==> flow/design.v <==
module alu (
    input               i_clk,
    input               i_rst_n,
    input               i_valid,
    input signed [11:0] i_data_a,
    input signed [11:0] i_data_b,
    input        [2:0]  i_inst,
    output              o_valid,
    output       [11:0] o_data,
    output              o_overflow
);
reg  [11:0] o_data_w, o_data_r;
reg         o_valid_w, o_valid_r;
reg         o_overflow_w, o_overflow_r;
reg  [19:0] data_old;
reg         overflow_old;
wire [12:0] data_add, data_sub, data_mean;
wire [23:0] data_mul;
wire [19:0] data_mul_round;
wire [20:0] data_mac;
wire [11:0] data_a_abs, data_b_abs;
assign o_valid = o_valid_r;
assign o_data = o_data_r;
assign o_overflow = o_overflow_r;
assign data_add = {i_data_a[11], i_data_a} + {i_data_b[11], i_data_b};
assign data_sub = {i_data_a[11], i_data_a} - {i_data_b[11], i_data_b};
assign data_mul = {{12{i_data_a[11]}}, i_data_a} * {{12{i_data_b[11]}}, i_data_b};
assign data_mul_round = {data_mul[23], data_mul[23:5]} + {19'd0, data_mul[4]};
assign data_mac = {data_mul_round[19], data_mul_round} + {data_old[19], data_old};
assign data_mean = data_add >> 1;
assign data_a_abs = i_data_a[11]? ~(i_data_a)+12'd1: i_data_a;
assign data_b_abs = i_data_b[11]? ~(i_data_b)+12'd1: i_data_b;
always@(*) begin
  o_data_w = 12'd0;
  o_valid_w = i_valid;
  o_overflow_w = 1'b0;
  case(i_inst)
    3'b000: begin  
      o_overflow_w = ^data_add[12:11];
      o_data_w = data_add[11:0];
    end
    3'b001: begin  
      o_overflow_w = ^data_sub[12:11];
      o_data_w = data_sub[11:0];
    end
    3'b010: begin  
      o_data_w = data_mul_round[11:0];
      o_overflow_w = ~(data_mul_round[19:11] == 9'b1_1111_1111 | data_mul_round[19:11] == 9'b0_0000_0000);
    end
    3'b011: begin  
      o_data_w = data_mac[11:0]; 
      o_overflow_w = ~(data_mac[20:11] == 10'b11_1111_1111 | data_mac[20:11] == 10'b00_0000_0000) | overflow_old;
    end
    3'b100: begin  
      o_data_w = ~(i_data_a ^ i_data_b);
    end
    3'b101: begin  
      o_data_w = ~i_data_a[11]? i_data_a: 12'd0;
    end
    3'b110: begin  
      o_data_w = data_mean[11:0];
    end
    3'b111: begin  
      o_data_w = (data_a_abs >= data_b_abs)? data_a_abs: data_b_abs;
    end
  endcase
end
always@(posedge i_clk or negedge i_rst_n) begin
  if(~i_rst_n) begin
    o_data_r <= 12'd0;
    o_overflow_r <= 1'b0;
    o_valid_r <= 1'b0;
  end 
  else begin
    o_data_r <= o_data_w;
    o_overflow_r <= o_overflow_w;
    o_valid_r <= o_valid_w;
  end
end
always@(posedge i_clk or negedge i_rst_n) begin
  if(~i_rst_n) begin
    data_old <= 20'd0;
    overflow_old <= 1'b0;
  end
  else if(i_valid) begin
    if(i_inst == 3'b011)begin
      data_old <= {{8{o_data_w[11]}}, o_data_w};
      overflow_old <= o_overflow_w;
    end
    else begin
      data_old <= 20'd0;
      overflow_old <= 1'b0;
    end
  end
end
endmodule
export LEC_CHECK = 0
export CAP_MARGIN = 20
export CORE_MARGIN = 2
export CORE_UTILIZATION = 71
export PLACE_DENSITY_LB_ADDON = 0.24
export SETUP_SLACK_MARGIN = -0.49
export SLEW_MARGIN = 20
export TNS_END_PERCENT = 5
create_clock -name core_clock -period 8.53 [get_ports {i_clk}]
run.sh (not shown) runs the stock make flow with config.mk's settings and CLKGATE_MAP_FILE=.
The first run stopped in global routing (5_1_grt) with GRT-0232.
Change:
ABC_AREA = 1   (was not set)
CORE_UTILIZATION = 68   (was 71)
PLACE_DENSITY_LB_ADDON = not set   (was 0.24)
SETUP_SLACK_MARGIN = not set   (was -0.49)
TNS_END_PERCENT = not set   (was 5)
clock period = 4.09 ns   (was 8.53 ns; I/O delays follow)
Now the flow never finished: it broke off in clock tree synthesis (4_1_cts); area after synthesis grows by a little under a tenth; die area grows by roughly a tenth; synthesized cell count grows by a quarter to a third.
Change:
CORE_UTILIZATION = 72   (was 68)
CTS_CLUSTER_DIAMETER = 394   (was not set)
SETUP_SLACK_MARGIN = 1.16   (was not set)
Effect:
- The changed run aborted during detailed placement (3_5_place_dp), error DPL-0033
- die area is lower by a few percent
- synthesized area is unchanged
- synthesized cell count stays the same
